==> flow/design.v <==
`timescale 1ns / 1ps
`default_nettype none
module bit_extender(X,Z);
	input wire [15:0] X;
	output wire [31:0] Z;
	wire [31:0] T;
	assign T[15:0] = X[15:0];
	assign T[31] = X[15];
	assign T[30] = X[15];
	assign T[29] = X[15];
	assign T[28] = X[15];
	assign T[27] = X[15];
	assign T[26] = X[15];
	assign T[25] = X[15];
	assign T[24] = X[15];
	assign T[23] = X[15];
	assign T[22] = X[15];
	assign T[21] = X[15];
	assign T[20] = X[15];
	assign T[19] = X[15];
	assign T[18] = X[15];
	assign T[17] = X[15];
	assign T[16] = X[15];
	assign Z = T;
endmodule
`default_nettype wire
`timescale 1ns / 1ps
`default_nettype none
module mux_2to1(X,Y,C,R);
   parameter N = 32;
   input  wire [(N-1):0] X, Y;
   input  wire           C;
   output wire [(N-1):0] R;
   assign R = C ? Y : X;
endmodule
`default_nettype wire
`timescale 1ns / 1ps
`default_nettype none
module mux_4to1(W,X,Y,Z,C,R);
   parameter N = 32;
	input  wire [(N-1):0] W, X, Y, Z;
	input  wire [1:0]     C;
	output wire [(N-1):0] R;
   wire [(N-1):0] mux_lsb_0_out, mux_lsb_1_out;
   mux_2to1 #(.N(N)) MUX_LSB_0 (.X(W), .Y(X), .C(C[0]), .R(mux_lsb_0_out));
   mux_2to1 #(.N(N)) MUX_LSB_1 (.X(Y), .Y(Z), .C(C[0]), .R(mux_lsb_1_out));
   mux_2to1 #(.N(N)) MUX_MSB (.X(mux_lsb_0_out), .Y(mux_lsb_1_out), .C(C[1]), .R(R));
endmodule
`default_nettype wire
`timescale 1ns / 1ps
`default_nettype none
module mux_16to1(X1,X2,X3,X4,X5,X6,X7,X8,X9,X10,X11,X12,X13,X14,X15,X16,C,R);
   parameter N = 32;
	input  wire [(N-1):0] X1, X2, X3, X4, X5, X6, X7, X8,
                         X9, X10, X11, X12, X13, X14, X15, X16;
	input  wire [3:0]     C;
	output wire [(N-1):0] R;
   wire [(N-1):0] mux_lsb_0_out, mux_lsb_1_out, mux_lsb_2_out, mux_lsb_3_out;
   mux_4to1 #(.N(N)) MUX_LSB_0 (.W(X1), .X(X2), .Y(X3), .Z(X4), .C(C[1:0]), .R(mux_lsb_0_out));
   mux_4to1 #(.N(N)) MUX_LSB_1 (.W(X5), .X(X6), .Y(X7), .Z(X8), .C(C[1:0]), .R(mux_lsb_1_out));
   mux_4to1 #(.N(N)) MUX_LSB_2 (.W(X9), .X(X10), .Y(X11), .Z(X12), .C(C[1:0]), .R(mux_lsb_2_out));
   mux_4to1 #(.N(N)) MUX_LSB_3 (.W(X13), .X(X14), .Y(X15), .Z(X16), .C(C[1:0]), .R(mux_lsb_3_out));
   mux_4to1 #(.N(N)) MUX_MSB (.W(mux_lsb_0_out), .X(mux_lsb_1_out),
         .Y(mux_lsb_2_out), .Z(mux_lsb_3_out), .C(C[3:2]), .R(R));
endmodule
`default_nettype wire
`timescale 1ns / 1ps
`default_nettype none
module equals(X,Y,Z);
   parameter N = 32;
	input  wire [(N-1):0] X, Y;
	output wire Z;
   wire [(N-1):0] xnor_result;
   assign xnor_result = ~(X ^ Y);  
   assign Z = & xnor_result;  
endmodule
`default_nettype wire
`timescale 1ns / 1ps
`default_nettype none
module add_1bit(X,Y,C_IN,Z,C_OUT);
	input  wire X;
	input  wire Y;
	input  wire C_IN;
	output wire Z;
	output wire C_OUT;
   wire half_sum;
	assign half_sum = X ^ Y;
	assign Z = half_sum ^ C_IN;
	assign C_OUT = X ? (Y | C_IN) : (Y & C_IN);
endmodule
`default_nettype wire
`timescale 1ns / 1ps
`default_nettype none
module add_32bit(X,Y,C_IN,Z,C_OUT);
	input  wire [31:0] X;
	input  wire [31:0] Y;
	input  wire C_IN;
	output wire [31:0] Z;
	output wire C_OUT;
   wire [30:0] carry;
	add_1bit ADD0 (.X(X[0]), .Y(Y[0]), .C_IN(C_IN), .Z(Z[0]), .C_OUT(carry[0]));
	add_1bit ADD1 (.X(X[1]), .Y(Y[1]), .C_IN(carry[0]), .Z(Z[1]), .C_OUT(carry[1]));
	add_1bit ADD2 (.X(X[2]), .Y(Y[2]), .C_IN(carry[1]), .Z(Z[2]), .C_OUT(carry[2]));
	add_1bit ADD3 (.X(X[3]), .Y(Y[3]), .C_IN(carry[2]), .Z(Z[3]), .C_OUT(carry[3]));
	add_1bit ADD4 (.X(X[4]), .Y(Y[4]), .C_IN(carry[3]), .Z(Z[4]), .C_OUT(carry[4]));
	add_1bit ADD5 (.X(X[5]), .Y(Y[5]), .C_IN(carry[4]), .Z(Z[5]), .C_OUT(carry[5]));
	add_1bit ADD6 (.X(X[6]), .Y(Y[6]), .C_IN(carry[5]), .Z(Z[6]), .C_OUT(carry[6]));
	add_1bit ADD7 (.X(X[7]), .Y(Y[7]), .C_IN(carry[6]), .Z(Z[7]), .C_OUT(carry[7]));
	add_1bit ADD8 (.X(X[8]), .Y(Y[8]), .C_IN(carry[7]), .Z(Z[8]), .C_OUT(carry[8]));
	add_1bit ADD9 (.X(X[9]), .Y(Y[9]), .C_IN(carry[8]), .Z(Z[9]), .C_OUT(carry[9]));
	add_1bit ADD10 (.X(X[10]), .Y(Y[10]), .C_IN(carry[9]), .Z(Z[10]), .C_OUT(carry[10]));
	add_1bit ADD11 (.X(X[11]), .Y(Y[11]), .C_IN(carry[10]), .Z(Z[11]), .C_OUT(carry[11]));
	add_1bit ADD12 (.X(X[12]), .Y(Y[12]), .C_IN(carry[11]), .Z(Z[12]), .C_OUT(carry[12]));
	add_1bit ADD13 (.X(X[13]), .Y(Y[13]), .C_IN(carry[12]), .Z(Z[13]), .C_OUT(carry[13]));
	add_1bit ADD14 (.X(X[14]), .Y(Y[14]), .C_IN(carry[13]), .Z(Z[14]), .C_OUT(carry[14]));
	add_1bit ADD15 (.X(X[15]), .Y(Y[15]), .C_IN(carry[14]), .Z(Z[15]), .C_OUT(carry[15]));
	add_1bit ADD16 (.X(X[16]), .Y(Y[16]), .C_IN(carry[15]), .Z(Z[16]), .C_OUT(carry[16]));
	add_1bit ADD17 (.X(X[17]), .Y(Y[17]), .C_IN(carry[16]), .Z(Z[17]), .C_OUT(carry[17]));
	add_1bit ADD18 (.X(X[18]), .Y(Y[18]), .C_IN(carry[17]), .Z(Z[18]), .C_OUT(carry[18]));
	add_1bit ADD19 (.X(X[19]), .Y(Y[19]), .C_IN(carry[18]), .Z(Z[19]), .C_OUT(carry[19]));
	add_1bit ADD20 (.X(X[20]), .Y(Y[20]), .C_IN(carry[19]), .Z(Z[20]), .C_OUT(carry[20]));
	add_1bit ADD21 (.X(X[21]), .Y(Y[21]), .C_IN(carry[20]), .Z(Z[21]), .C_OUT(carry[21]));
	add_1bit ADD22 (.X(X[22]), .Y(Y[22]), .C_IN(carry[21]), .Z(Z[22]), .C_OUT(carry[22]));
	add_1bit ADD23 (.X(X[23]), .Y(Y[23]), .C_IN(carry[22]), .Z(Z[23]), .C_OUT(carry[23]));
	add_1bit ADD24 (.X(X[24]), .Y(Y[24]), .C_IN(carry[23]), .Z(Z[24]), .C_OUT(carry[24]));
	add_1bit ADD25 (.X(X[25]), .Y(Y[25]), .C_IN(carry[24]), .Z(Z[25]), .C_OUT(carry[25]));
	add_1bit ADD26 (.X(X[26]), .Y(Y[26]), .C_IN(carry[25]), .Z(Z[26]), .C_OUT(carry[26]));
	add_1bit ADD27 (.X(X[27]), .Y(Y[27]), .C_IN(carry[26]), .Z(Z[27]), .C_OUT(carry[27]));
	add_1bit ADD28 (.X(X[28]), .Y(Y[28]), .C_IN(carry[27]), .Z(Z[28]), .C_OUT(carry[28]));
	add_1bit ADD29 (.X(X[29]), .Y(Y[29]), .C_IN(carry[28]), .Z(Z[29]), .C_OUT(carry[29]));
	add_1bit ADD30 (.X(X[30]), .Y(Y[30]), .C_IN(carry[29]), .Z(Z[30]), .C_OUT(carry[30]));
	add_1bit ADD31 (.X(X[31]), .Y(Y[31]), .C_IN(carry[30]), .Z(Z[31]), .C_OUT(C_OUT));
endmodule
`default_nettype wire
`timescale 1ns / 1ps
`default_nettype none
module subtract_1bit(
   X,
   Y,
   C_IN,
   Z,
   C_OUT
);
	input  wire X;
	input  wire Y;
	input  wire C_IN;
	output wire Z;
	output wire C_OUT;
   assign Z = (X^Y)^C_IN;
   assign C_OUT = X ? (Y & C_IN) : (Y | C_IN);
endmodule
`default_nettype wire
`timescale 1ns / 1ps
`default_nettype none
module subtract_32bit(
   X,
   Y,
   C_IN,
   Z,
   C_OUT
);
	input  wire [31:0] X;
	input  wire [31:0] Y;
	input  wire C_IN;
	output wire [31:0] Z;
	output wire C_OUT;
   wire [30:0] carry;
   subtract_1bit sub1_0 (.X(X[0]), .Y(Y[0]), .C_IN(C_IN), .Z(Z[0]), .C_OUT(carry[0]));
   subtract_1bit sub1_1 (.X(X[1]), .Y(Y[1]), .C_IN(carry[0]), .Z(Z[1]), .C_OUT(carry[1]));
   subtract_1bit sub1_2 (.X(X[2]), .Y(Y[2]), .C_IN(carry[1]), .Z(Z[2]), .C_OUT(carry[2]));
   subtract_1bit sub1_3 (.X(X[3]), .Y(Y[3]), .C_IN(carry[2]), .Z(Z[3]), .C_OUT(carry[3]));
   subtract_1bit sub1_4 (.X(X[4]), .Y(Y[4]), .C_IN(carry[3]), .Z(Z[4]), .C_OUT(carry[4]));
   subtract_1bit sub1_5 (.X(X[5]), .Y(Y[5]), .C_IN(carry[4]), .Z(Z[5]), .C_OUT(carry[5]));
   subtract_1bit sub1_6 (.X(X[6]), .Y(Y[6]), .C_IN(carry[5]), .Z(Z[6]), .C_OUT(carry[6]));
   subtract_1bit sub1_7 (.X(X[7]), .Y(Y[7]), .C_IN(carry[6]), .Z(Z[7]), .C_OUT(carry[7]));
   subtract_1bit sub1_8 (.X(X[8]), .Y(Y[8]), .C_IN(carry[7]), .Z(Z[8]), .C_OUT(carry[8]));
   subtract_1bit sub1_9 (.X(X[9]), .Y(Y[9]), .C_IN(carry[8]), .Z(Z[9]), .C_OUT(carry[9]));
   subtract_1bit sub1_10 (.X(X[10]), .Y(Y[10]), .C_IN(carry[9]), .Z(Z[10]), .C_OUT(carry[10]));
   subtract_1bit sub1_11 (.X(X[11]), .Y(Y[11]), .C_IN(carry[10]), .Z(Z[11]), .C_OUT(carry[11]));
   subtract_1bit sub1_12 (.X(X[12]), .Y(Y[12]), .C_IN(carry[11]), .Z(Z[12]), .C_OUT(carry[12]));
   subtract_1bit sub1_13 (.X(X[13]), .Y(Y[13]), .C_IN(carry[12]), .Z(Z[13]), .C_OUT(carry[13]));
   subtract_1bit sub1_14 (.X(X[14]), .Y(Y[14]), .C_IN(carry[13]), .Z(Z[14]), .C_OUT(carry[14]));
   subtract_1bit sub1_15 (.X(X[15]), .Y(Y[15]), .C_IN(carry[14]), .Z(Z[15]), .C_OUT(carry[15]));
   subtract_1bit sub1_16 (.X(X[16]), .Y(Y[16]), .C_IN(carry[15]), .Z(Z[16]), .C_OUT(carry[16]));
   subtract_1bit sub1_17 (.X(X[17]), .Y(Y[17]), .C_IN(carry[16]), .Z(Z[17]), .C_OUT(carry[17]));
   subtract_1bit sub1_18 (.X(X[18]), .Y(Y[18]), .C_IN(carry[17]), .Z(Z[18]), .C_OUT(carry[18]));
   subtract_1bit sub1_19 (.X(X[19]), .Y(Y[19]), .C_IN(carry[18]), .Z(Z[19]), .C_OUT(carry[19]));
   subtract_1bit sub1_20 (.X(X[20]), .Y(Y[20]), .C_IN(carry[19]), .Z(Z[20]), .C_OUT(carry[20]));
   subtract_1bit sub1_21 (.X(X[21]), .Y(Y[21]), .C_IN(carry[20]), .Z(Z[21]), .C_OUT(carry[21]));
   subtract_1bit sub1_22 (.X(X[22]), .Y(Y[22]), .C_IN(carry[21]), .Z(Z[22]), .C_OUT(carry[22]));
   subtract_1bit sub1_23 (.X(X[23]), .Y(Y[23]), .C_IN(carry[22]), .Z(Z[23]), .C_OUT(carry[23]));
   subtract_1bit sub1_24 (.X(X[24]), .Y(Y[24]), .C_IN(carry[23]), .Z(Z[24]), .C_OUT(carry[24]));
   subtract_1bit sub1_25 (.X(X[25]), .Y(Y[25]), .C_IN(carry[24]), .Z(Z[25]), .C_OUT(carry[25]));
   subtract_1bit sub1_26 (.X(X[26]), .Y(Y[26]), .C_IN(carry[25]), .Z(Z[26]), .C_OUT(carry[26]));
   subtract_1bit sub1_27 (.X(X[27]), .Y(Y[27]), .C_IN(carry[26]), .Z(Z[27]), .C_OUT(carry[27]));
   subtract_1bit sub1_28 (.X(X[28]), .Y(Y[28]), .C_IN(carry[27]), .Z(Z[28]), .C_OUT(carry[28]));
   subtract_1bit sub1_29 (.X(X[29]), .Y(Y[29]), .C_IN(carry[28]), .Z(Z[29]), .C_OUT(carry[29]));
   subtract_1bit sub1_30 (.X(X[30]), .Y(Y[30]), .C_IN(carry[29]), .Z(Z[30]), .C_OUT(carry[30]));
   subtract_1bit sub1_31 (.X(X[31]), .Y(Y[31]), .C_IN(carry[30]), .Z(Z[31]), .C_OUT(C_OUT));
endmodule
`default_nettype wire
`timescale 1ns / 1ps
`default_nettype none
module set_less_than_32bit(X,Y,Z);
	input  wire [31:0] X;
	input  wire [31:0] Y;
	output wire Z;
   wire sign_bit_xor, sub_cout;
   wire [31:0] subtract_result;
   assign sign_bit_xor = X[31] ^ Y[31];
   subtract_32bit SUB1 (.X(X), .Y(Y), .Z(subtract_result), .C_IN(1'b0), .C_OUT(sub_cout));
   assign Z = sign_bit_xor ? X[31] : subtract_result[31];
endmodule
`default_nettype wire
`timescale 1ns / 1ps
`default_nettype none
module shift_left_1bit(X,Y,I,Z);
	input  wire [31:0] X;
	input  wire [31:0] Y;
	input  wire [31:0] I;
	output wire Z;
   wire [31:0] index;
   wire lt0, gt31, temp;
   subtract_32bit SUB (.X(I), .Y(Y), .Z(index), .C_IN(1'b0), .C_OUT(temp));
   set_less_than_32bit LT0 (.X(index), .Y(32'd0), .Z(lt0));
   set_less_than_32bit GT31 (.X(32'd31), .Y(index), .Z(gt31));
   assign Z = (lt0 | gt31) ? 1'b0 : X[index];
endmodule
`default_nettype wire
`timescale 1ns / 1ps
`default_nettype none
module shift_right_1bit(X,Y,I,V,Z);
	input  wire [31:0] X, Y, I;
   input  wire V;
	output wire Z;
   wire [31:0] index;
   wire lt32, gte0, temp;
   add_32bit ADD (.X(I), .Y(Y), .Z(index), .C_IN(1'b0), .C_OUT(temp));
   set_less_than_32bit LT32 (.X(index), .Y(32'd32), .Z(lt32));
   set_less_than_32bit GTE0 (.X(32'hffffffff), .Y(index), .Z(gte0));
   assign Z = (lt32 & gte0) ? X[index] : V;
endmodule
`default_nettype wire
`timescale 1ns / 1ps
`default_nettype none
module shift_left_32bit(X,Y,Z);
	input  wire [31:0] X;
	input  wire [31:0] Y;
	output wire [31:0] Z;
   wire [31:0] tempZ;
   shift_left_1bit BIT0 (.X(X), .Y(Y), .I(0), .Z(tempZ[0]));
   shift_left_1bit BIT1 (.X(X), .Y(Y), .I(1), .Z(tempZ[1]));
   shift_left_1bit BIT2 (.X(X), .Y(Y), .I(2), .Z(tempZ[2]));
   shift_left_1bit BIT3 (.X(X), .Y(Y), .I(3), .Z(tempZ[3]));
   shift_left_1bit BIT4 (.X(X), .Y(Y), .I(4), .Z(tempZ[4]));
   shift_left_1bit BIT5 (.X(X), .Y(Y), .I(5), .Z(tempZ[5]));
   shift_left_1bit BIT6 (.X(X), .Y(Y), .I(6), .Z(tempZ[6]));
   shift_left_1bit BIT7 (.X(X), .Y(Y), .I(7), .Z(tempZ[7]));
   shift_left_1bit BIT8 (.X(X), .Y(Y), .I(8), .Z(tempZ[8]));
   shift_left_1bit BIT9 (.X(X), .Y(Y), .I(9), .Z(tempZ[9]));
   shift_left_1bit BIT10 (.X(X), .Y(Y), .I(10), .Z(tempZ[10]));
   shift_left_1bit BIT11 (.X(X), .Y(Y), .I(11), .Z(tempZ[11]));
   shift_left_1bit BIT12 (.X(X), .Y(Y), .I(12), .Z(tempZ[12]));
   shift_left_1bit BIT13 (.X(X), .Y(Y), .I(13), .Z(tempZ[13]));
   shift_left_1bit BIT14 (.X(X), .Y(Y), .I(14), .Z(tempZ[14]));
   shift_left_1bit BIT15 (.X(X), .Y(Y), .I(15), .Z(tempZ[15]));
   shift_left_1bit BIT16 (.X(X), .Y(Y), .I(16), .Z(tempZ[16]));
   shift_left_1bit BIT17 (.X(X), .Y(Y), .I(17), .Z(tempZ[17]));
   shift_left_1bit BIT18 (.X(X), .Y(Y), .I(18), .Z(tempZ[18]));
   shift_left_1bit BIT19 (.X(X), .Y(Y), .I(19), .Z(tempZ[19]));
   shift_left_1bit BIT20 (.X(X), .Y(Y), .I(20), .Z(tempZ[20]));
   shift_left_1bit BIT21 (.X(X), .Y(Y), .I(21), .Z(tempZ[21]));
   shift_left_1bit BIT22 (.X(X), .Y(Y), .I(22), .Z(tempZ[22]));
   shift_left_1bit BIT23 (.X(X), .Y(Y), .I(23), .Z(tempZ[23]));
   shift_left_1bit BIT24 (.X(X), .Y(Y), .I(24), .Z(tempZ[24]));
   shift_left_1bit BIT25 (.X(X), .Y(Y), .I(25), .Z(tempZ[25]));
   shift_left_1bit BIT26 (.X(X), .Y(Y), .I(26), .Z(tempZ[26]));
   shift_left_1bit BIT27 (.X(X), .Y(Y), .I(27), .Z(tempZ[27]));
   shift_left_1bit BIT28 (.X(X), .Y(Y), .I(28), .Z(tempZ[28]));
   shift_left_1bit BIT29 (.X(X), .Y(Y), .I(29), .Z(tempZ[29]));
   shift_left_1bit BIT30 (.X(X), .Y(Y), .I(30), .Z(tempZ[30]));
   shift_left_1bit BIT31 (.X(X), .Y(Y), .I(31), .Z(tempZ[31]));
   mux_2to1 SPECIAL_CASE (.X(tempZ), .Y(32'b0), .C(Y[31]), .R(Z));
endmodule
`default_nettype wire
`timescale 1ns / 1ps
`default_nettype none
module shift_right_logical_32bit(X,Y,Z);
	input  wire [31:0] X;
	input  wire [31:0] Y;
	output wire [31:0] Z;
   wire [31:0] tempZ;
   shift_right_1bit BIT0 (.X(X), .Y(Y), .I(0), .V(1'b0), .Z(tempZ[0]));
   shift_right_1bit BIT1 (.X(X), .Y(Y), .I(1), .V(1'b0), .Z(tempZ[1]));
   shift_right_1bit BIT2 (.X(X), .Y(Y), .I(2), .V(1'b0), .Z(tempZ[2]));
   shift_right_1bit BIT3 (.X(X), .Y(Y), .I(3), .V(1'b0), .Z(tempZ[3]));
   shift_right_1bit BIT4 (.X(X), .Y(Y), .I(4), .V(1'b0), .Z(tempZ[4]));
   shift_right_1bit BIT5 (.X(X), .Y(Y), .I(5), .V(1'b0), .Z(tempZ[5]));
   shift_right_1bit BIT6 (.X(X), .Y(Y), .I(6), .V(1'b0), .Z(tempZ[6]));
   shift_right_1bit BIT7 (.X(X), .Y(Y), .I(7), .V(1'b0), .Z(tempZ[7]));
   shift_right_1bit BIT8 (.X(X), .Y(Y), .I(8), .V(1'b0), .Z(tempZ[8]));
   shift_right_1bit BIT9 (.X(X), .Y(Y), .I(9), .V(1'b0), .Z(tempZ[9]));
   shift_right_1bit BIT10 (.X(X), .Y(Y), .I(10), .V(1'b0), .Z(tempZ[10]));
   shift_right_1bit BIT11 (.X(X), .Y(Y), .I(11), .V(1'b0), .Z(tempZ[11]));
   shift_right_1bit BIT12 (.X(X), .Y(Y), .I(12), .V(1'b0), .Z(tempZ[12]));
   shift_right_1bit BIT13 (.X(X), .Y(Y), .I(13), .V(1'b0), .Z(tempZ[13]));
   shift_right_1bit BIT14 (.X(X), .Y(Y), .I(14), .V(1'b0), .Z(tempZ[14]));
   shift_right_1bit BIT15 (.X(X), .Y(Y), .I(15), .V(1'b0), .Z(tempZ[15]));
   shift_right_1bit BIT16 (.X(X), .Y(Y), .I(16), .V(1'b0), .Z(tempZ[16]));
   shift_right_1bit BIT17 (.X(X), .Y(Y), .I(17), .V(1'b0), .Z(tempZ[17]));
   shift_right_1bit BIT18 (.X(X), .Y(Y), .I(18), .V(1'b0), .Z(tempZ[18]));
   shift_right_1bit BIT19 (.X(X), .Y(Y), .I(19), .V(1'b0), .Z(tempZ[19]));
   shift_right_1bit BIT20 (.X(X), .Y(Y), .I(20), .V(1'b0), .Z(tempZ[20]));
   shift_right_1bit BIT21 (.X(X), .Y(Y), .I(21), .V(1'b0), .Z(tempZ[21]));
   shift_right_1bit BIT22 (.X(X), .Y(Y), .I(22), .V(1'b0), .Z(tempZ[22]));
   shift_right_1bit BIT23 (.X(X), .Y(Y), .I(23), .V(1'b0), .Z(tempZ[23]));
   shift_right_1bit BIT24 (.X(X), .Y(Y), .I(24), .V(1'b0), .Z(tempZ[24]));
   shift_right_1bit BIT25 (.X(X), .Y(Y), .I(25), .V(1'b0), .Z(tempZ[25]));
   shift_right_1bit BIT26 (.X(X), .Y(Y), .I(26), .V(1'b0), .Z(tempZ[26]));
   shift_right_1bit BIT27 (.X(X), .Y(Y), .I(27), .V(1'b0), .Z(tempZ[27]));
   shift_right_1bit BIT28 (.X(X), .Y(Y), .I(28), .V(1'b0), .Z(tempZ[28]));
   shift_right_1bit BIT29 (.X(X), .Y(Y), .I(29), .V(1'b0), .Z(tempZ[29]));
   shift_right_1bit BIT30 (.X(X), .Y(Y), .I(30), .V(1'b0), .Z(tempZ[30]));
   shift_right_1bit BIT31 (.X(X), .Y(Y), .I(31), .V(1'b0), .Z(tempZ[31]));
   mux_2to1 SPECIAL_CASE (.X(tempZ), .Y(32'b0), .C(Y[31]), .R(Z));
endmodule
`default_nettype wire
`timescale 1ns / 1ps
`default_nettype none
module shift_right_arithmetic_32bit(X,Y,Z);
	input  wire [31:0] X;
	input  wire [31:0] Y;
	output wire [31:0] Z;
   wire [31:0] tempZ;
   shift_right_1bit BIT0 (.X(X), .Y(Y), .I(0), .V(X[31]), .Z(tempZ[0]));
   shift_right_1bit BIT1 (.X(X), .Y(Y), .I(1), .V(X[31]), .Z(tempZ[1]));
   shift_right_1bit BIT2 (.X(X), .Y(Y), .I(2), .V(X[31]), .Z(tempZ[2]));
   shift_right_1bit BIT3 (.X(X), .Y(Y), .I(3), .V(X[31]), .Z(tempZ[3]));
   shift_right_1bit BIT4 (.X(X), .Y(Y), .I(4), .V(X[31]), .Z(tempZ[4]));
   shift_right_1bit BIT5 (.X(X), .Y(Y), .I(5), .V(X[31]), .Z(tempZ[5]));
   shift_right_1bit BIT6 (.X(X), .Y(Y), .I(6), .V(X[31]), .Z(tempZ[6]));
   shift_right_1bit BIT7 (.X(X), .Y(Y), .I(7), .V(X[31]), .Z(tempZ[7]));
   shift_right_1bit BIT8 (.X(X), .Y(Y), .I(8), .V(X[31]), .Z(tempZ[8]));
   shift_right_1bit BIT9 (.X(X), .Y(Y), .I(9), .V(X[31]), .Z(tempZ[9]));
   shift_right_1bit BIT10 (.X(X), .Y(Y), .I(10), .V(X[31]), .Z(tempZ[10]));
   shift_right_1bit BIT11 (.X(X), .Y(Y), .I(11), .V(X[31]), .Z(tempZ[11]));
   shift_right_1bit BIT12 (.X(X), .Y(Y), .I(12), .V(X[31]), .Z(tempZ[12]));
   shift_right_1bit BIT13 (.X(X), .Y(Y), .I(13), .V(X[31]), .Z(tempZ[13]));
   shift_right_1bit BIT14 (.X(X), .Y(Y), .I(14), .V(X[31]), .Z(tempZ[14]));
   shift_right_1bit BIT15 (.X(X), .Y(Y), .I(15), .V(X[31]), .Z(tempZ[15]));
   shift_right_1bit BIT16 (.X(X), .Y(Y), .I(16), .V(X[31]), .Z(tempZ[16]));
   shift_right_1bit BIT17 (.X(X), .Y(Y), .I(17), .V(X[31]), .Z(tempZ[17]));
   shift_right_1bit BIT18 (.X(X), .Y(Y), .I(18), .V(X[31]), .Z(tempZ[18]));
   shift_right_1bit BIT19 (.X(X), .Y(Y), .I(19), .V(X[31]), .Z(tempZ[19]));
   shift_right_1bit BIT20 (.X(X), .Y(Y), .I(20), .V(X[31]), .Z(tempZ[20]));
   shift_right_1bit BIT21 (.X(X), .Y(Y), .I(21), .V(X[31]), .Z(tempZ[21]));
   shift_right_1bit BIT22 (.X(X), .Y(Y), .I(22), .V(X[31]), .Z(tempZ[22]));
   shift_right_1bit BIT23 (.X(X), .Y(Y), .I(23), .V(X[31]), .Z(tempZ[23]));
   shift_right_1bit BIT24 (.X(X), .Y(Y), .I(24), .V(X[31]), .Z(tempZ[24]));
   shift_right_1bit BIT25 (.X(X), .Y(Y), .I(25), .V(X[31]), .Z(tempZ[25]));
   shift_right_1bit BIT26 (.X(X), .Y(Y), .I(26), .V(X[31]), .Z(tempZ[26]));
   shift_right_1bit BIT27 (.X(X), .Y(Y), .I(27), .V(X[31]), .Z(tempZ[27]));
   shift_right_1bit BIT28 (.X(X), .Y(Y), .I(28), .V(X[31]), .Z(tempZ[28]));
   shift_right_1bit BIT29 (.X(X), .Y(Y), .I(29), .V(X[31]), .Z(tempZ[29]));
   shift_right_1bit BIT30 (.X(X), .Y(Y), .I(30), .V(X[31]), .Z(tempZ[30]));
   shift_right_1bit BIT31 (.X(X), .Y(Y), .I(31), .V(X[31]), .Z(tempZ[31]));
   wire [31:0] test_minus1;
   wire [1:0] spec_cases;
   wire temp, test_gt31, test_lt0;
   add_32bit TEST_MINUS1_ADD (.X(X), .Y(32'b1), .Z(test_minus1), .C_IN(1'b0), .C_OUT(temp));
   set_less_than_32bit LT0 (.X(Y), .Y(32'b0), .Z(test_lt0));
   set_less_than_32bit GT31 (.X(32'd31), .Y(Y), .Z(test_gt31));
   assign spec_cases[0] = 1'b0;  
   assign spec_cases[1] = test_gt31 | test_lt0;
   mux_4to1 SPECIALCASES (.W(tempZ), .X(32'b0), .Y(32'b0), .Z(32'b0), .C(spec_cases), .R(Z));
endmodule
`default_nettype wire
`timescale 1ns / 1ps
`default_nettype none
module alu(X,Y,op_code,Z,overflow,equal,zero);
	input  wire [31:0] X;
	input  wire [31:0] Y;
	input  wire [3:0] op_code;
	output wire [31:0] Z;
	output wire overflow;
	output wire equal;
	output wire zero;
   wire [31:0] and_output, or_output,  xor_output, nor_output, add_output,
               sub_output, slt_output, srl_output, sra_output, sll_output;
   wire add_cout, sub_cout;
   assign and_output = X & Y;
   assign or_output  = X | Y;
   assign xor_output = X ^ Y;
   assign nor_output = ~or_output;
   add_32bit ADDER (.X(X), .Y(Y), .C_IN(1'b0), .Z(add_output), .C_OUT(add_cout));
   subtract_32bit SUBTRACTER (.X(X), .Y(Y), .C_IN(1'b0), .Z(sub_output), .C_OUT(sub_cout));
   set_less_than_32bit SLT (.X(X), .Y(Y), .Z(slt_output[0]));
   assign slt_output[31:1] = 31'b0;
   shift_right_logical_32bit SRL (.X(Y), .Y(X), .Z(srl_output));
   shift_right_arithmetic_32bit SRA (.X(Y), .Y(X), .Z(sra_output));
   shift_left_32bit SLL (.X(Y), .Y(X), .Z(sll_output));
   mux_16to1 RESULT_MUX
             (.X1(and_output),
              .X2(or_output),
              .X3(xor_output),
              .X4(nor_output),
              .X5(32'b0),
              .X6(add_output),
              .X7(sub_output),
              .X8(slt_output),
              .X9(srl_output),
              .X10(sll_output),
              .X11(sra_output),
              .X12(32'b0),
              .X13(32'b0),
              .X14(32'b0),
              .X15(32'b0),
              .X16(32'b0),
              .C(op_code),
              .R(Z));
    mux_16to1 #(.N(1)) VALIDITY_MUX
              (.X1(1'b1),
               .X2(1'b1),
               .X3(1'b1),
               .X4(1'b1),
               .X5(1'b1),  
               .X6(1'b1),
               .X7(1'b1),
               .X8(1'b1),
               .X9(1'b1),
               .X10(1'b1),
               .X11(1'b1),
               .X12(1'b0),
               .X13(1'b0),
               .X14(1'b0),
               .X15(1'b0),
               .X16(1'b0),
               .C(op_code),
               .R(is_valid));
    wire is_valid, sub_equal_0, z_equal_0, overflow_bit;
    wire [1:0] op_is_add_sub;
    equals #(.N(4)) IS_ADD (.X(op_code), .Y(4'b0101), .Z(op_is_add_sub[1]));
    equals #(.N(4)) IS_SUB (.X(op_code), .Y(4'b0110), .Z(op_is_add_sub[0]));
    equals #(.N(32)) SUB_IS_0 (.X(sub_output), .Y(32'b0), .Z(sub_equal_0));
    equals #(.N(32)) Z_IS_0 (.X(Z), .Y(32'b0), .Z(z_equal_0));
    wire sub_overflow = (X[31] ^ Y[31]) ? (X[31] ^ Z[31]) : 0;
    wire add_overflow = (X[31] ^ Y[31]) ? 0 : (X[31] ^ Z[31]);
    mux_4to1 #(.N(1)) OVERFLOW (.W(1'b0), .X(sub_overflow), .Y(add_overflow),
                                .Z(1'b0), .R(overflow_bit), .C(op_is_add_sub));
    assign equal = is_valid ? sub_equal_0 : 1'b0;
    assign zero = is_valid ? z_equal_0 : 1'b0;
    assign overflow = is_valid ? overflow_bit : 1'b0;
endmodule
`default_nettype wire
`timescale 1ns / 1ps
`default_nettype none
module alu_control(alu_op, opcode, F, op);
	input  wire [2:0] alu_op;  
   input  wire [5:0] opcode;
	input  wire [5:0] F;
	output reg [3:0] op;
	always @(*) begin
      op <= 4'b0101;  
      if (alu_op == 3'b000) begin
         if (opcode == 6'b001000) op <= 4'b0101;   
         else if (opcode == 6'b001100) op <= 4'b0000;   
         else if (opcode == 6'b001101) op <= 4'b0001;   
         else if (opcode == 6'b001010) op <= 4'b0111;   
         else if (opcode == 6'b001110) op <= 4'b0010;   
      end  
      else if (alu_op == 3'b001 || alu_op == 3'b100) op <= 4'b0101;
		else if (alu_op == 3'b010) op <= 4'b0110;
		else if (alu_op === 3'b011) begin
         if (F == 6'b100100) op <= 4'b0000;  
         else if (F == 6'b100101) op <= 4'b0001;  
         else if (F == 6'b100110) op <= 4'b0010;  
         else if (F == 6'b100111) op <= 4'b0011;  
         else if (F == 6'b100000) op <= 4'b0101;  
         else if (F == 6'b100010) op <= 4'b0110;  
         else if (F == 6'b101010) op <= 4'b0111;  
         else if (F == 6'b000010) op <= 4'b1000;  
         else if (F == 6'b000000) op <= 4'b1001;  
         else if (F == 6'b000011) op <= 4'b1010;  
		end
	end
endmodule
`default_nettype wire
`timescale 1ns / 1ps
`default_nettype none
module control_unit(cclk, rstb, I, State, PcWriteCond, PcWrite, IorD, MemRead, MemWrite,
   MemToReg, IrWrite, PcSource, AluOp, AluSrcA, AluSrcB, RegWrite, RegDst, NextState);
   input  wire cclk, rstb;
	input  wire [31:0] I;
   input  wire [3:0] State;
   output wire PcWrite, IorD, MemRead, MemWrite, MemToReg, IrWrite, RegWrite;
   output wire [1:0] PcSource, PcWriteCond, AluSrcA, AluSrcB, RegDst;
   output wire [2:0] AluOp;
   output reg  [3:0] NextState;
	wire R;   
   wire RS;  
	wire L;   
	wire S;   
	wire B;   
   wire J;   
   wire JAL;
	assign R = ~I[31] & ~I[30] & ~I[29] & ~I[28] & ~I[27] & ~I[26];
   assign RS = R & (I[5:2] == 4'b0000);
	assign L = I[31] & ~I[30] & ~I[29] & ~I[28] & I[27] & I[26];
	assign S = I[31] & ~I[30] & I[29] & ~I[28] & I[27] & I[26];
	assign B = ~I[31] & ~I[30] & ~I[29] & I[28] & ~I[27];
   assign J = (~I[31] & ~I[30] & ~I[29] & ~I[28] & I[27]) | (R & (I[20:0] == 20'd8));
   assign JAL = J & (I[31:26] == 6'b000011);
   assign PcWrite = (State == 4'b0000 | State == 4'b1001) ? 1'b1 : 1'b0;
   assign PcWriteCond = (State == 4'b1000) ? {B & I[26], B & ~I[26]} : 2'b0;
   assign IorD = (State == 4'b0011 | State == 4'b0101) ? 1'b1 : 1'b0;
   assign MemRead = (State == 4'b0000 | State == 4'b0011) ? 1'b1 : 1'b0;
   assign MemWrite = (State == 4'b0101) ? 1'b1 : 1'b0;
   assign MemToReg = (State == 4'b0100) ? 1'b1 : 1'b0;
   assign IrWrite = (State == 4'b0000) ? 1'b1 : 1'b0;
   assign RegWrite = (State == 4'b0100 | State == 4'b0111 | State == 4'b1011 | State == 4'b1101) ? 1'b1 : 1'b0;
   assign RegDst = (State == 4'b1101) ? 2'b10
         : (State == 4'b0111 ? 1'b1 : 1'b0);
   assign AluSrcA = (State == 4'b0010 | State == 4'b0110 |
         State == 4'b1000 | State == 4'b1010) ? (R & RS ? 2'b10 : 2'b01) : 2'b00;
   assign AluSrcB = (State == 4'b0000) ? 2'b01
         : ((State == 4'b0001) ? 2'b11
            : ((State == 4'b0010 | State == 4'b1010) ? 2'b10 : 2'b00));
   assign PcSource = (State == 4'b1000) ? 2'b01
         : ((State == 4'b1001) ? (R ? 2'b11 : 2'b10) : 2'b00);
	assign AluOp = (State == 4'b0000 | State == 4'b0001) ? 3'b100
      : (R ? 3'b011
         : (B ? 3'b010
            : ((L | S) ? 3'b001 : 3'b000)));
   always @(posedge cclk) begin
      if (~rstb) begin
         NextState <= 4'b0000;
      end else begin
         case (State)
         4'b0000: NextState <= 4'b0001;
         4'b0001: begin
            if (JAL) NextState <= 4'b1101;
            else if (J) NextState <= 4'b1001;
            else if (B) NextState <= 4'b1000;
            else if (L | S) NextState <= 4'b0010;
            else if (R) NextState <= 4'b0110;
            else NextState <= 4'b1010;
         end
         4'b0010: begin
            if (L) NextState <= 4'b0011;
            else if (S) NextState <= 4'b0101;
            else NextState <= 4'b1111;
         end
         4'b0011: begin
            if (L) NextState <= 4'b0100;
            else NextState <= 4'b1111;
         end
         4'b0100: begin
            if (L) NextState <= 4'b0000;
            else NextState <= 4'b1111;
         end
         4'b0101: begin
            if (S) NextState <= 4'b1100;
            else NextState <= 4'b1111;
         end
         4'b0110: begin
            if (R) NextState <= 4'b0111;
            else NextState <= 4'b1111;
         end
         4'b0111: begin
            if (R) NextState <= 4'b0000;
            else NextState <= 4'b1111;
         end
         4'b1000: begin
            if (B) NextState <= 4'b1100;
            else NextState <= 4'b1111;
         end
         4'b1001: begin
            if (J) NextState <= 4'b1100;
            else NextState <= 4'b1111;
         end
         4'b1010: begin
            if (~R && ~J) NextState <= 4'b1011;
            else NextState <= 4'b1111;
         end
         4'b1011: begin
            if (~R && ~J) NextState <= 4'b0000;
            else NextState <= 4'b1111;
         end
         4'b1100: NextState <= 4'b0000;
         4'b1101: begin
            if (JAL) NextState <= 4'b1001;
            else NextState <= 4'b1111;
         end
         default: NextState <= 4'b1111;
         endcase
      end
   end
endmodule
`default_nettype wire
`timescale 1ns / 1ps
`default_nettype none
module register_file(cclk,rstb,write,read_reg_0,read_reg_1,write_reg,write_data,reg0,reg1);
	input  wire cclk;
	input  wire rstb;
	input  wire write;
	input  wire [4:0] read_reg_0;
	input  wire [4:0] read_reg_1;
	input  wire [4:0] write_reg;
	input  wire [31:0] write_data;
	output wire [31:0] reg0;
	output wire [31:0] reg1;
   reg [31:0] registers[31:0];
   assign reg0 = registers[read_reg_0];
   assign reg1 = registers[read_reg_1];
   always @(posedge cclk) begin
      if (~rstb) begin
         registers[0] <= 32'b0;
         registers[1] <= 32'b0;
         registers[2] <= 32'b0;
         registers[3] <= 32'b0;
         registers[4] <= 32'b0;
         registers[5] <= 32'b0;
         registers[6] <= 32'b0;
         registers[7] <= 32'b0;
         registers[8] <= 32'b0;
         registers[9] <= 32'b0;
         registers[10] <= 32'b0;
         registers[11] <= 32'b0;
         registers[12] <= 32'b0;
         registers[13] <= 32'b0;
         registers[14] <= 32'b0;
         registers[15] <= 32'b0;
         registers[16] <= 32'b0;
         registers[17] <= 32'b0;
         registers[18] <= 32'b0;
         registers[19] <= 32'b0;
         registers[20] <= 32'b0;
         registers[21] <= 32'b0;
         registers[22] <= 32'b0;
         registers[23] <= 32'b0;
         registers[24] <= 32'b0;
         registers[25] <= 32'b0;
         registers[26] <= 32'b0;
         registers[27] <= 32'b0;
         registers[28] <= 32'b0;
         registers[29] <= 32'b0;
         registers[30] <= 32'b0;
         registers[31] <= 32'b0;
      end else begin
         if (write) begin
            registers[write_reg] <= write_data;
         end
      end
   end
endmodule
`default_nettype wire
`timescale 1ns/1ps
`default_nettype none
module mips(clk, rstb, mem_wr_data, mem_addr, mem_rd_data, mem_wr_ena, PC);
	input wire clk, rstb;
	output wire mem_wr_ena;
	output wire [31:0] mem_wr_data, mem_addr;
	input wire [31:0] mem_rd_data;             
	output reg [31:0] PC;
   reg  [31:0] MemDataReg, InstReg, RegA, RegB, AluOut;
   wire [4:0] RegFile_WriteAddr;
   wire [31:0] RegFile_WriteData;
   wire [31:0] RegFile_Data0, RegFile_Data1, AluAMux, AluBMux;
   wire Ctl_PcWrite, Ctl_IorD, Ctl_MemRead, Ctl_MemWrite,
        Ctl_MemToReg, Ctl_IrWrite, Ctl_RegWrite;
   wire [1:0] Ctl_PcWriteCond, Ctl_PcSource, Ctl_AluSrcA, Ctl_AluSrcB, Ctl_RegDst;
   wire [2:0] Ctl_AluOp;
   wire [3:0] Ctl_State;
   wire [3:0] AluCtl_AluOpcode;
   wire Alu_Zero;
   wire [31:0] Alu_Z;
   wire [31:0] SignExtend_Out;
   assign mem_addr = Ctl_IorD ? AluOut : PC;
   assign mem_wr_data = RegB;
   assign mem_wr_ena = Ctl_MemWrite;
   assign RegFile_WriteAddr = Ctl_RegDst[1] ? 5'd31 : (Ctl_RegDst[0] ? InstReg[15:11] : InstReg[20:16]);
   assign RegFile_WriteData = Ctl_RegDst[1] ? PC : (Ctl_MemToReg ? mem_rd_data : AluOut);
   assign AluAMux = Ctl_AluSrcA[1] ? InstReg[10:6] : (Ctl_AluSrcA[0] ? RegA : PC);
   assign AluBMux = Ctl_AluSrcB[1]
      ? (Ctl_AluSrcB[0] ? {SignExtend_Out[29:0],2'b0} : SignExtend_Out)
      : (Ctl_AluSrcB[0] ? 32'd4 : RegB);
	register_file REGFILE (.cclk(clk), .rstb(rstb), .write(Ctl_RegWrite),
         .write_reg(RegFile_WriteAddr), .write_data(RegFile_WriteData),
         .read_reg_0(InstReg[25:21]), .read_reg_1(InstReg[20:16]),
         .reg0(RegFile_Data0), .reg1(RegFile_Data1));
   control_unit CONTROL (.cclk(clk), .rstb(rstb), .I(InstReg), .State(Ctl_State),
      .PcWriteCond(Ctl_PcWriteCond), .PcWrite(Ctl_PcWrite), .IorD(Ctl_IorD),
      .MemRead(Ctl_MemRead), .MemWrite(Ctl_MemWrite), .MemToReg(Ctl_MemToReg),
      .IrWrite(Ctl_IrWrite), .PcSource(Ctl_PcSource), .AluOp(Ctl_AluOp),
      .AluSrcA(Ctl_AluSrcA), .AluSrcB(Ctl_AluSrcB), .RegWrite(Ctl_RegWrite),
      .RegDst(Ctl_RegDst), .NextState(Ctl_State));
   alu_control ALU_CONTROL (.alu_op(Ctl_AluOp),
      .opcode(InstReg[31:26]), .F(InstReg[5:0]), .op(AluCtl_AluOpcode));
   alu ALU (.X(AluAMux), .Y(AluBMux), .op_code(AluCtl_AluOpcode), .Z(Alu_Z), .zero(Alu_Zero));
   bit_extender SIGN_EXTEND (.X(InstReg[15:0]), .Z(SignExtend_Out));
   always @(posedge clk) begin
      if (~rstb) begin
         MemDataReg <= 32'b0;
         InstReg <= 32'b0;
         RegA <= 32'b0;
         RegB <= 32'b0;
         AluOut <= 32'b0;
         PC <= 32'h00400000;
      end else begin
         RegA <= RegFile_Data0;
         RegB <= RegFile_Data1;
         if (Ctl_MemToReg) MemDataReg <= mem_rd_data;
         if (Ctl_IrWrite) InstReg <= mem_rd_data;
         AluOut <= Alu_Z;
         if (Ctl_PcWrite || (Ctl_PcWriteCond[0] & Alu_Zero) ||
              (Ctl_PcWriteCond[1] & ~Alu_Zero)) begin
            case (Ctl_PcSource)
            2'b00: PC <= Alu_Z;
            2'b01: PC <= AluOut;
            2'b10: PC <= {PC[31:28], InstReg[25:0], 2'b0};
            2'b11: PC <= RegA;
            endcase
         end
      end
   end
endmodule
`default_nettype wire
==> flow/run.sh <==
#!/bin/bash
# the make line also repeats each setting of config.mk as NAME=value (left out here)
make -C /OpenROAD-flow-scripts/flow DESIGN_CONFIG=/design/flow/config.mk WORK_HOME=/design/flow/orfs CLKGATE_MAP_FILE= finish
==> flow/config.mk <==
export PLATFORM = sky130hd
export DESIGN_NAME = mips
export DESIGN_NICKNAME = mips
export VERILOG_FILES = /design/flow/design.v
export SDC_FILE = /design/flow/constraint.sdc
export NUM_CORES = 4
export LEC_CHECK = 0
export ABC_AREA = 1
export CAP_MARGIN = 0
export CORE_ASPECT_RATIO = 0.74
export CORE_MARGIN = 2
export CORE_UTILIZATION = 72
export CTS_CLUSTER_DIAMETER = 379
export CTS_CLUSTER_SIZE = 79
export GPL_TIMING_DRIVEN = 1
export HOLD_SLACK_MARGIN = 0.27
export SETUP_SLACK_MARGIN = -0.32
export SLEW_MARGIN = 10
export TNS_END_PERCENT = 85
==> flow/constraint.sdc <==
create_clock -name core_clock -period 4.38 [get_ports {clk}]
set_input_delay 0.8760 -clock core_clock [delete_from_list [all_inputs] [get_ports {clk}]]
set_output_delay 0.8760 -clock core_clock [all_outputs]
set_load 0.01 [all_outputs]
==> results.yml, run 1 <==
# yosys + openroad results
synth:
  synth_flops: 1198
  ys_types: 80
  adder_share_pct: 23.02
  fp_nets: 12930
  synth-edff-count: 1024
  yosys.stat.seqShare_pct: 35.78
  ys_sh_xor_pct: 0.02746
  synth.area.top_cells: "edfxtp_1, ha_1, nor2_1, o21ai_0, nand2_1"
  top_cells_by_count: "nor2_1, ha_1, o21ai_0, nand2_1, edfxtp_1"
  aoi_share_pct: 16.67
  ys.warnings.count: 4
  synth.most_common_cell: "nor2_1"
  ys_sh_mux_pct: 0.2642
  ff_type: "edfxtp_1"
  synth.cellmix.simpleShare_pct: 19.10
  top_area_share_pct: 32.14
  ys_cells: 11130
  syn_area_sq_um: 95670
  ys_area_sq_um: 95670
  syn_avg_cell_area_sq_um: 8.594
  async_reset_ff_share_pct: 0
  logic_family: "adder cells"
  yosysTopAreaCell: "edfxtp_1"
  netlist_instances: 11130
clock_network:
  cts_buffers: 19
  cts_buffer_depth: 3
  cts_sinks: 1198
  cts_max_level: 1
  clockRootBuffer: "clkbuf_16"
global_routing:
  track_usage_pct: 82.84
  grt-ovfl-total: 421
floorplanning:
  fp-row-count: 115
  dieWidth_microns: 427.8
  chipArea_sq_um: 135800
  initCoreUtil_pct: 72.27
  fp.dieH_microns: 317.6
  core-area_sq_um: 132400
  io_pins: 131
place:
  dp.final_hpwl_mm: 315.1
  dpl-instance-area_sq_um: 109000
  gp_congestion: 1.256
  portBuffers: 130
status:
  status: "did not finish"
  lastStage: "global routing (5_1_grt)"
  tool.error: "[ERROR GRT-0232] Routing congestion too high. Check the congestion heatmap in the GUI."
-- per-layer routing --
| metal | GRT usage (%) | overflow |
|---|---|---|
| met1 | 87.76 | 70 |
| met5 | 51.49 | 18 |
| met4 | 68.53 | 111 |
| met3 | 77.06 | 49 |
| met2 | 91.36 | 173 |
-- through the flow --
stage / std cells / setup WS [ns]
3_3_place_gp: 13640 / -7.004
2_1_floorplan: 11130 / -6.030
4_1_cts: 13870 / -6.600
3_5_place_dp: 13640 / -7.275
-- repair_timing --
action	in CTS
buffers inserted	196
endpoints found under the setup margin	64
gates resized	507
cloned	4
pin swaps	114
hold buffers	0
==> run 2: changes to the inputs <==
Settings changed: ABC_AREA 1 to not set, CAP_MARGIN 0 to 20, CELL_PAD_IN_SITES_GLOBAL_PLACEMENT set to 2, CORE_ASPECT_RATIO 0.74 to 0.94, CORE_UTILIZATION 72 to 40, CTS_CLUSTER_DIAMETER 379 to not set, CTS_CLUSTER_SIZE 79 to not set, GPL_TIMING_DRIVEN 1 to 0, HOLD_SLACK_MARGIN 0.27 to not set, MAX_ROUTING_LAYER set to met4, PLACE_DENSITY_LB_ADDON set to 0.3, SETUP_SLACK_MARGIN -0.32 to 1.09, SLEW_MARGIN 10 to 25, TNS_END_PERCENT 85 to 90.
Clock period 4.38 ns to 23.0 ns, I/O delays scaled along.
==> results.yml, run 2 <==
# yosys + openroad results
floorplanning:
  dieWidth_microns: 514.3
  fp-row-count: 176
  io_pins: 131
  chipArea_sq_um: 248800
  core-area_sq_um: 244000
  initCoreUtil_pct: 40.13
  fp.dieH_microns: 483.7
sta:
  holdWs_ns: 0.5020
  maxClockFrequency_mhz: 64.64
  hold_viol_final: 0
  rsz0062_at_grt: "false"
  tns_ns: 0
  fin_skew_ns: 0.04106
  fin_crit_ns: 15.47
  min_period_over_period_pct: 67.26
  finalMaxSlewViolations: 0
  setup_viol: 0
  relSlewSlack_pct: 13.97
  worst_pin_slew_ns: 1.281
routing:
  ant_nets: 0
  dr.pass1.iters: 7
  totalWireLength_mm: 463.1
  vias: 80760
  drc: 0
  vias_per_cell: 6.675
  wl_per_cell_microns: 38.28
  drt_iter0_markers: 9636
worst_setup_path:
  startpoint: "InstReg[28]$_SDFFE_PN0P_"
  r2r_start: "InstReg[28]$_SDFFE_PN0P_"
  critical_path_buf_inv_count: 5
  worstSetupPathType: "reg2reg"
  r2r_cells: 55
  crit_fanout: 12
  cpPeakStageDelay_ns: 0.90
  worstSetupStartpointType: "register"
  cp.depth: 55
  worstSetupEndpoint: "PC[12]$_SDFFE_PN0P_"
  end_kind: "register"
  critPathTopFamily: "adder cells"
  critPathRequiredTime_ns: 23.68
  cp.arrival_ns: 16.15
  worst_r2r_endpoint: "PC[12]$_SDFFE_PN0P_"
  r2r_slack_ns: 7.53
  crit_top_cell: "ha_1"
  crit_slowest_cell: "nor3_1"
synth:
  synth.most_common_cell: "ha_1"
  netlist_instances: 8389
  ys.warnings.count: 4
  logic_family: "adder cells"
  synth_flops: 1198
  adder_share_pct: 22.73
  ys_sh_xor_pct: 0.3310
  syn_area_sq_um: 97920
  async_reset_ff_share_pct: 0
  synth.cellmix.simpleShare_pct: 12.87
  synth-edff-count: 1024
  top_cells_by_count: "ha_1, nor2_1, edfxtp_1, mux4_2, clkbuf_1"
  yosysTopAreaCell: "edfxtp_1"
  ff_type: "edfxtp_1"
  syn_avg_cell_area_sq_um: 11.67
  ys_cells: 8389
  ys_sh_mux_pct: 19.61
  top_area_share_pct: 31.40
  ys_area_sq_um: 97920
  ys_types: 121
  fp_nets: 10180
  yosys.stat.seqShare_pct: 34.96
  synth.area.top_cells: "edfxtp_1, ha_1, mux4_2, nor2_1, dfxtp_1"
  aoi_share_pct: 6.523
flow_run:
  drv_cap: 0
  tool_warnings: 122
pwr:
  pg_clk_mw: 2.01
  switchingPower_mw: 3.103
  comb-power_mw: 3.23
  vdd_drop_max_uv: 63.64
  pwr-share-comb_pct: 41.4
  seq-power_mw: 2.55
  switching_share_pct: 39.84
  p_seq_share_pct: 32.7
  p_leak_nw: 43.57
  p_int_mw: 4.685
  power_leader: "combinational logic"
  clockPowerShare_pct: 25.8
  power.density_nw_per_um2: 70.69
clock_network:
  clockRootBuffer: "clkbuf_16"
  cts_buffer_depth: 3
  cts_tree: "built"
  cts_max_level: 3
  path_clk_slew_ns: 0.07
  cts_sinks: 1198
  cts_hold_buf: 0
  cts_buffers: 115
  clock_latency_ns: 0.79
  post_cts_resized: 0
  post_cts_buffers: 0
global_routing:
  grt_pass1_wl_mm: 634.0
  grt_pass1_vias: 79250
  track_usage_pct: 37.63
  grt_max_degree: 42
  antenna_found_initial: 13
  grt-ovfl-total: 0
final_layout:
  syn_to_final_growth_pct: 12.51
  fillers: 22530
  fin_nets: 10580
status:
  status: "complete, no violations"
min_path:
  hold_class: "reg2reg"
  holdPathEnd: "CONTROL.NextState[2]$_DFF_P_"
  holdPathStages: 1
  hp-start: "CONTROL.NextState[11]$_DFF_P_"
place:
  portBuffers: 130
  gp_congestion: 1.033
  dp.final_hpwl_mm: 357.3
[run 2: metrics by stage]
step / total power, mW / instances / utilization (%) / setup WS, ns / instance area [sq um]
floorplan: 4.325 / 8389 / - / 10.90 / 97920
global placement: 5.534 / 11720 / 42.31 / 2.022 / 103200
detailed placement: 5.735 / 11870 / 43.52 / 8.059 / 106200
CTS: 7.701 / 12090 / 45.11 / 7.996 / 110100
global route: 8.057 / 12100 / 45.15 / 7.371 / 110200
finish: 7.788 / 12100 / 45.15 / 7.530 / 110200
[run 2: area by class of cell]
class / count / area (sq um) / share of cell area (%)
sequential: 1198 / 34230 / 31.07
antenna: 10 / 25.02 / 0.02272
inverter: 152 / 646.9 / 0.5872
multi-input combinational: 6455 / 61270 / 55.62
tap: 3204 / 4009 / 3.639
timing repair buffer: 280 / 3612 / 3.279
clock inverter: 67 / 729.5 / 0.6622
buffer: 584 / 2480 / 2.251
clock buffer: 148 / 3158 / 2.867
[run 2: layer usage]
| layer | global-route usage, % | up-vias | wire length (microns) |
|---|---|---|---|
| met5 | - | - | 0 |
| met4 | 28.99 | 0 | 44600 |
| met3 | 6.861 | 1309 | 41350 |
| met2 | 58.08 | 4802 | 211300 |
| met1 | 43.44 | 41010 | 165800 |
| li1 | - | 33640 | - |
==> run 3: changes to the inputs <==
Settings changed: CAP_MARGIN 20 to 15, CELL_PAD_IN_SITES_GLOBAL_PLACEMENT 2 to not set, CORE_ASPECT_RATIO 0.94 to 0.74, CORE_UTILIZATION 40 to 58, CTS_CLUSTER_DIAMETER set to 74, CTS_CLUSTER_SIZE set to 21, GPL_TIMING_DRIVEN 0 to 1, MAX_ROUTING_LAYER met4 to not set, PLACE_DENSITY_LB_ADDON 0.3 to not set, SETUP_SLACK_MARGIN 1.09 to 0.86, SLEW_MARGIN 25 to 20, TNS_END_PERCENT 90 to 65.
Clock period 23.0 ns to 7.76 ns, I/O delays scaled along.
==> results.yml, run 3 <==
# yosys + openroad results
routing:
  drt_iter0_markers: 16150
  wl_per_cell_microns: 40.97
  drc: 0
  totalWireLength_mm: 463.7
  vias_per_cell: 7.756
  vias: 87770
  dr.pass1.iters: 10
  ant_nets: 0
global_routing:
  grt_pass1_wl_mm: 630.8
  grt_max_degree: 138
  grt_pass1_vias: 84110
  use_met1_pct: 69.97
  grt-ovfl-total: 0
  met2_usage_pct: 65.73
  gr-max-usage-layer: "met1"
  grtUsageMet3_pct: 32.14
  track_usage_pct: 52.25
  antenna_found_initial: 44
pwr:
  switching_share_pct: 41.77
  comb-power_mw: 11.8
  clockPowerShare_pct: 16.9
  p_leak_nw: 45.03
  pwr-share-comb_pct: 50.5
  p_int_mw: 13.55
  pg_clk_mw: 3.93
  seq-power_mw: 7.58
  vdd_drop_max_uv: 293.3
  switchingPower_mw: 9.715
  p_seq_share_pct: 32.6
  power.density_nw_per_um2: 199.7
  power_leader: "combinational logic"
  total_power_mw: 23.26
place:
  portBuffers: 130
  place_ws_ns: -3.984
  dp.final_hpwl_mm: 328.1
  gp_congestion: 1.125
  dpl-instance-area_sq_um: 109000
synth:
  synth_flops: 1198
  fp_nets: 10180
  synth.cellmix.simpleShare_pct: 12.87
  syn_area_sq_um: 97920
  yosysTopAreaCell: "edfxtp_1"
  yosys.stat.seqShare_pct: 34.96
  netlist_instances: 8389
  ys.warnings.count: 4
  ys_types: 121
  synth.area.top_cells: "edfxtp_1, ha_1, mux4_2, nor2_1, dfxtp_1"
  async_reset_ff_share_pct: 0
  ys_sh_mux_pct: 19.61
  logic_family: "adder cells"
  synth-edff-count: 1024
  aoi_share_pct: 6.523
  top_cells_by_count: "ha_1, nor2_1, edfxtp_1, mux4_2, clkbuf_1"
  ys_cells: 8389
  adder_share_pct: 22.73
  ff_type: "edfxtp_1"
  synth.most_common_cell: "ha_1"
  ys_area_sq_um: 97920
  ys_sh_xor_pct: 0.3310
  top_area_share_pct: 31.40
  syn_avg_cell_area_sq_um: 11.67
worst_setup_path:
  cp.arrival_ns: 12.11
  r2r_start: "CONTROL.NextState[1]$_DFF_P_"
  worstSetupPathType: "reg2reg"
  worstSetupStartpointType: "register"
  critical_path_buf_inv_count: 14
  crit_top_cell: "ha_4"
  end_kind: "register"
  r2r_slack_ns: -3.75
  worstSetupEndpoint: "PC[7]$_SDFFE_PN0P_"
  r2r_cells: 57
  startpoint: "CONTROL.NextState[1]$_DFF_P_"
  critPathRequiredTime_ns: 8.36
  crit_slowest_cell: "a222oi_1"
  cp.depth: 57
  crit_fanout: 23
  worst_r2r_endpoint: "PC[7]$_SDFFE_PN0P_"
  critPathTopFamily: "adder cells"
  cpPeakStageDelay_ns: 0.65
clock_network:
  cts_hold_buf: 0
  cts_buffer_depth: 3
  clockRootBuffer: "clkbuf_16"
  clock_latency_ns: 0.69
  cts_max_level: 3
  cts_buffers: 67
  cts_tree: "built"
  path_clk_slew_ns: 0.09
  cts_sinks: 1198
floorplanning:
  chipArea_sq_um: 172200
  initCoreUtil_pct: 58.50
  io_pins: 131
  dieWidth_microns: 481.6
  core-area_sq_um: 167400
  fp-row-count: 129
  fp.dieH_microns: 357.5
sta:
  min_period_over_period_pct: 148.4
  fin_skew_ns: 0.03868
  fin_crit_ns: 11.51
  setup_viol: 64
  maxClockFrequency_mhz: 86.86
  rsz0062_at_grt: "true"
  worst_slack_ns: -3.752
  hold_viol_final: 0
  relSlewSlack_pct: 15.55
  worst_pin_slew_ns: 1.267
  finalMaxSlewViolations: 0
final_layout:
  fillers: 11370
  design_area_sq_um: 116500
  fin_nets: 10820
  syn_to_final_growth_pct: 18.99
status:
  status: "finished with violations"
  violatedChecks: "setup timing"
flow_run:
  drv_cap: 0
  tool_warnings: 139
min_path:
  holdPathEnd: "CONTROL.NextState[0]$_DFF_P_"
  hold_class: "reg2reg"
  holdPathStages: 2
  hp-start: "CONTROL.NextState[3]$_DFF_P_"
==> run 3: timing repair <==
action | in CTS | in global routing
gates resized | 367 | 575
pin swaps | 100 | 121
buffers inserted | 53 | 54
setup endpoints to repair | 64 | 64
cloned | 2 | 0
==> run 3: through the flow <==
| stage | util [%] | hold slack (ns) | TNS [ns] | std cells |
|---|---|---|---|---|
| floorplan | - | 0.4040 | -110.96 | 8389 |
| global placement | 65.11 | 0.4351 | -174.45 | 11080 |
| detailed placement | 65.11 | 0.4266 | -182.71 | 11080 |
| CTS | 67.55 | 0.4515 | -151.81 | 11240 |
| global route | 69.58 | 0.4723 | -178.14 | 11300 |
| finish | 69.61 | 0.4549 | -165.01 | 11320 |
==> run 3: area by class of cell <==
class	instances	area (sq um)	share of cell area, %
inverters	152	626.9	0.5380
clock buffers	106	1866	1.601
clock inverters	6	78.83	0.06766
well taps	2227	2786	2.392
flip-flops and latches	1198	34290	29.43
repair buffers	1151	10230	8.777
multi-input cells	6456	66580	57.15
diodes	20	50.05	0.04296
==> run 3: routing by layer <==
| metal | wire length, microns | vias up |
|---|---|---|
| li1 | - | 34080 |
| met1 | 164000 | 42650 |
| met2 | 170500 | 9050 |
| met3 | 99560 | 1934 |
| met4 | 29120 | 58 |
| met5 | 519 | - |
==> run 4: changes to the inputs <==
Settings changed: CAP_MARGIN 15 to 20, CORE_ASPECT_RATIO 0.74 to not set, CORE_UTILIZATION 58 to 70, CTS_CLUSTER_DIAMETER 74 to 95, CTS_CLUSTER_SIZE 21 to not set, GPL_TIMING_DRIVEN 1 to not set, PLACE_DENSITY set to 0.6, SETUP_SLACK_MARGIN 0.86 to not set, TNS_END_PERCENT 65 to not set.
Clock period 7.76 ns to 10.8 ns, I/O delays scaled along.
==> results.yml, run 4 <==
# yosys + openroad results
synth:
  yosys.stat.seqShare_pct: 34.96
  ys_sh_mux_pct: 19.61
  yosysTopAreaCell: "edfxtp_1"
  synth-edff-count: 1024
  synth.most_common_cell: "ha_1"
  synth.cellmix.simpleShare_pct: 12.87
  syn_area_sq_um: 97920
  netlist_instances: 8389
  adder_share_pct: 22.73
  synth_flops: 1198
  aoi_share_pct: 6.523
  syn_avg_cell_area_sq_um: 11.67
  ys_cells: 8389
  ys_area_sq_um: 97920
  ff_type: "edfxtp_1"
  synth.area.top_cells: "edfxtp_1, ha_1, mux4_2, nor2_1, dfxtp_1"
  async_reset_ff_share_pct: 0
  logic_family: "adder cells"
  ys_types: 121
  top_cells_by_count: "ha_1, nor2_1, edfxtp_1, mux4_2, clkbuf_1"
  ys.warnings.count: 4
  top_area_share_pct: 31.40
  fp_nets: 10180
  ys_sh_xor_pct: 0.3310
floorplanning:
  fp-row-count: 137
  io_pins: 131
  chipArea_sq_um: 142900
  dieWidth_microns: 378.0
  initCoreUtil_pct: 70.35
  core-area_sq_um: 139200
  fp.dieH_microns: 378.0
status:
  status: "did not finish"
  lastStage: "global routing (5_1_grt)"
  tool.error: "[ERROR GRT-0116] Global routing finished with congestion. Check the congestion regions in the DRC Viewer."
clock_network:
  cts_max_level: 3
  cts_buffer_depth: 3
  clockRootBuffer: "clkbuf_16"
  cts_sinks: 1198
  cts_buffers: 116
global_routing:
  grt-ovfl-total: 3078
  track_usage_pct: 91.63
place:
  gp_congestion: 1.179
  place_inst: 10400
  place_ws_ns: -1.171
  portBuffers: 130
  dp.final_hpwl_mm: 326.2
[run 4: layer usage]
layer / overflow / global-route usage [%]
met1: 320 / 90.45
met2: 1674 / 101.8
met5: 33 / 69.16
met3: 321 / 84.19
met4: 730 / 89.62
[run 4: what timing repair did]
item,in CTS
setup buffers,73
endpoints found under the setup margin,32
gates cloned,4
pin swaps,185
hold buffers,0
resized,764
[run 4: metrics by stage]
step | hold slack [ns] | area [sq um]
after floorplan | 0.4040 | 98200
after detailed placement | 0.4631 | 104800
after global placement | 0.4436 | 104800
after CTS | 0.5164 | 113300
==> run 5: changes to the inputs <==
Settings changed: CAP_MARGIN 20 to 35, CORE_ASPECT_RATIO set to 0.74, CORE_UTILIZATION 70 to 58, CTS_CLUSTER_DIAMETER 95 to 391, CTS_CLUSTER_SIZE set to 21, GPL_TIMING_DRIVEN set to 1, PLACE_DENSITY 0.6 to not set, SETUP_SLACK_MARGIN set to 0.86, TNS_END_PERCENT set to 65.
Clock period 10.8 ns to 7.33 ns, I/O delays scaled along.
==> results.yml, run 5 <==
# yosys + openroad results
floorplanning:
  chipArea_sq_um: 172200
  io_pins: 131
  fp.dieH_microns: 357.5
  fp-row-count: 129
  core-area_sq_um: 167400
  initCoreUtil_pct: 58.50
  dieWidth_microns: 481.6
final_layout:
  syn_to_final_growth_pct: 23.27
  design_area_sq_um: 120700
  fin_nets: 10990
global_routing:
  antenna_found_initial: 52
  grt_pass1_wl_mm: 639.7
  grt_max_degree: 145
  grt_pass1_vias: 86510
  grt-ovfl-total: 0
  track_usage_pct: 52.85
worst_setup_path:
  r2r_start: "InstReg[29]$_SDFFE_PN0P_"
  crit_slowest_cell: "or4_4"
  critical_path_buf_inv_count: 13
  cpPeakStageDelay_ns: 0.54
  critPathTopFamily: "adder cells"
  crit_top_cell: "ha_1"
  r2r_slack_ns: -3.86
  worst_r2r_endpoint: "PC[25]$_SDFFE_PN0P_"
  worstSetupPathType: "reg2reg"
  end_kind: "register"
  critPathRequiredTime_ns: 7.93
  worstSetupStartpointType: "register"
  startpoint: "InstReg[29]$_SDFFE_PN0P_"
  cp.arrival_ns: 11.79
  crit_fanout: 8
  cp.depth: 59
  worstSetupEndpoint: "PC[25]$_SDFFE_PN0P_"
  r2r_cells: 59
synth:
  logic_family: "adder cells"
  synth-edff-count: 1024
  yosysTopAreaCell: "edfxtp_1"
  fp_nets: 10180
  ff_type: "edfxtp_1"
  ys.warnings.count: 4
  async_reset_ff_share_pct: 0
  ys_types: 121
  synth_flops: 1198
  synth.area.top_cells: "edfxtp_1, ha_1, mux4_2, nor2_1, dfxtp_1"
  netlist_instances: 8389
  ys_area_sq_um: 97920
  ys_sh_xor_pct: 0.3310
  synth.cellmix.simpleShare_pct: 12.87
  ys_cells: 8389
  aoi_share_pct: 6.523
  top_area_share_pct: 31.40
  syn_avg_cell_area_sq_um: 11.67
  yosys.stat.seqShare_pct: 34.96
  top_cells_by_count: "ha_1, nor2_1, edfxtp_1, mux4_2, clkbuf_1"
  syn_area_sq_um: 97920
  adder_share_pct: 22.73
  synth.most_common_cell: "ha_1"
  ys_sh_mux_pct: 19.61
min_path:
  holdPathStages: 1
  hold_class: "reg2reg"
  hp-start: "CONTROL.NextState[11]$_DFF_P_"
  holdPathEnd: "CONTROL.NextState[2]$_DFF_P_"
sta:
  rsz0062_at_grt: "true"
  hold_viol_final: 0
  holdWs_ns: 0.5210
  relSlewSlack_pct: 21.36
  finalMaxSlewViolations: 0
  fin_skew_ns: 0.04485
  fin_crit_ns: 11.19
  worst_slack_ns: -3.861
  tns_ns: -185.28
  maxClockFrequency_mhz: 89.35
  setup_viol: 64
  min_period_over_period_pct: 152.7
  worst_pin_slew_ns: 1.180
pwr:
  comb-power_mw: 13.1
  pwr-share-comb_pct: 51.7
  vdd_drop_max_uv: 193.7
  p_seq_share_pct: 31.8
  p_int_mw: 14.69
  power_leader: "combinational logic"
  seq-power_mw: 8.02
  switching_share_pct: 41.76
  switchingPower_mw: 10.53
  p_leak_nw: 45.44
  clockPowerShare_pct: 16.4
  pg_clk_mw: 4.15
  power.density_nw_per_um2: 209.0
routing:
  drt_iter0_markers: 17130
  dr.pass1.iters: 10
  totalWireLength_mm: 471.7
  vias_per_cell: 7.774
  wl_per_cell_microns: 41.05
  vias: 89340
  ant_nets: 0
  drc: 0
place:
  place_ws_ns: -4.639
  gp_congestion: 1.088
  dpl-instance-area_sq_um: 109700
  portBuffers: 130
  dp.final_hpwl_mm: 329.5
clock_network:
  clockRootBuffer: "clkbuf_16"
  cts_buffer_depth: 3
  clock_latency_ns: 0.70
  cts_buffers: 67
  cts_max_level: 3
  path_clk_slew_ns: 0.11
  cts_tree: "built"
  cts_sinks: 1198
status:
  status: "finished with violations"
  violatedChecks: "setup timing"
flow_run:
  tool_warnings: 139
  drv_cap: 0
[run 5: cell type report]
| class | instances | area (sq um) |
|---|---|---|
| sequential | 1198 | 34290 |
| clock buffer | 104 | 1837 |
| clock inverter | 7 | 80.08 |
| tap | 2227 | 2786 |
| inverter | 152 | 650.6 |
| timing repair buffer | 1321 | 11960 |
| antenna | 28 | 70.07 |
| multi-input combinational | 6455 | 69030 |
| fill | 10800 | 46670 |
[run 5: timing repair]
action / in CTS / in global routing
gates resized: 798 / 694
buffers inserted: 118 / 63
endpoints found under the hold margin: 0 / 0
hold buffers: 0 / 0
setup endpoints to repair: 64 / 64
pin swaps: 174 / 203
[run 5: through the flow]
stage,instances,util [%],power [mW]
2_1_floorplan,8389,-,13.67
3_3_place_gp,11160,65.48,18.52
3_5_place_dp,11160,65.54,18.92
4_1_cts,11390,69.62,23.55
5_1_grt,11470,72.09,25.74
6_report,11490,72.12,25.23
[run 5: layer usage]
layer,GRT usage (%),routed length (microns),part of all wire (%)
met5,0.7081,756,0.16
met1,70.33,164900,35
met4,25.29,31570,6.7
met2,67.49,175700,37
met3,31.22,98810,21
Power and IR drop assume default switching activity.
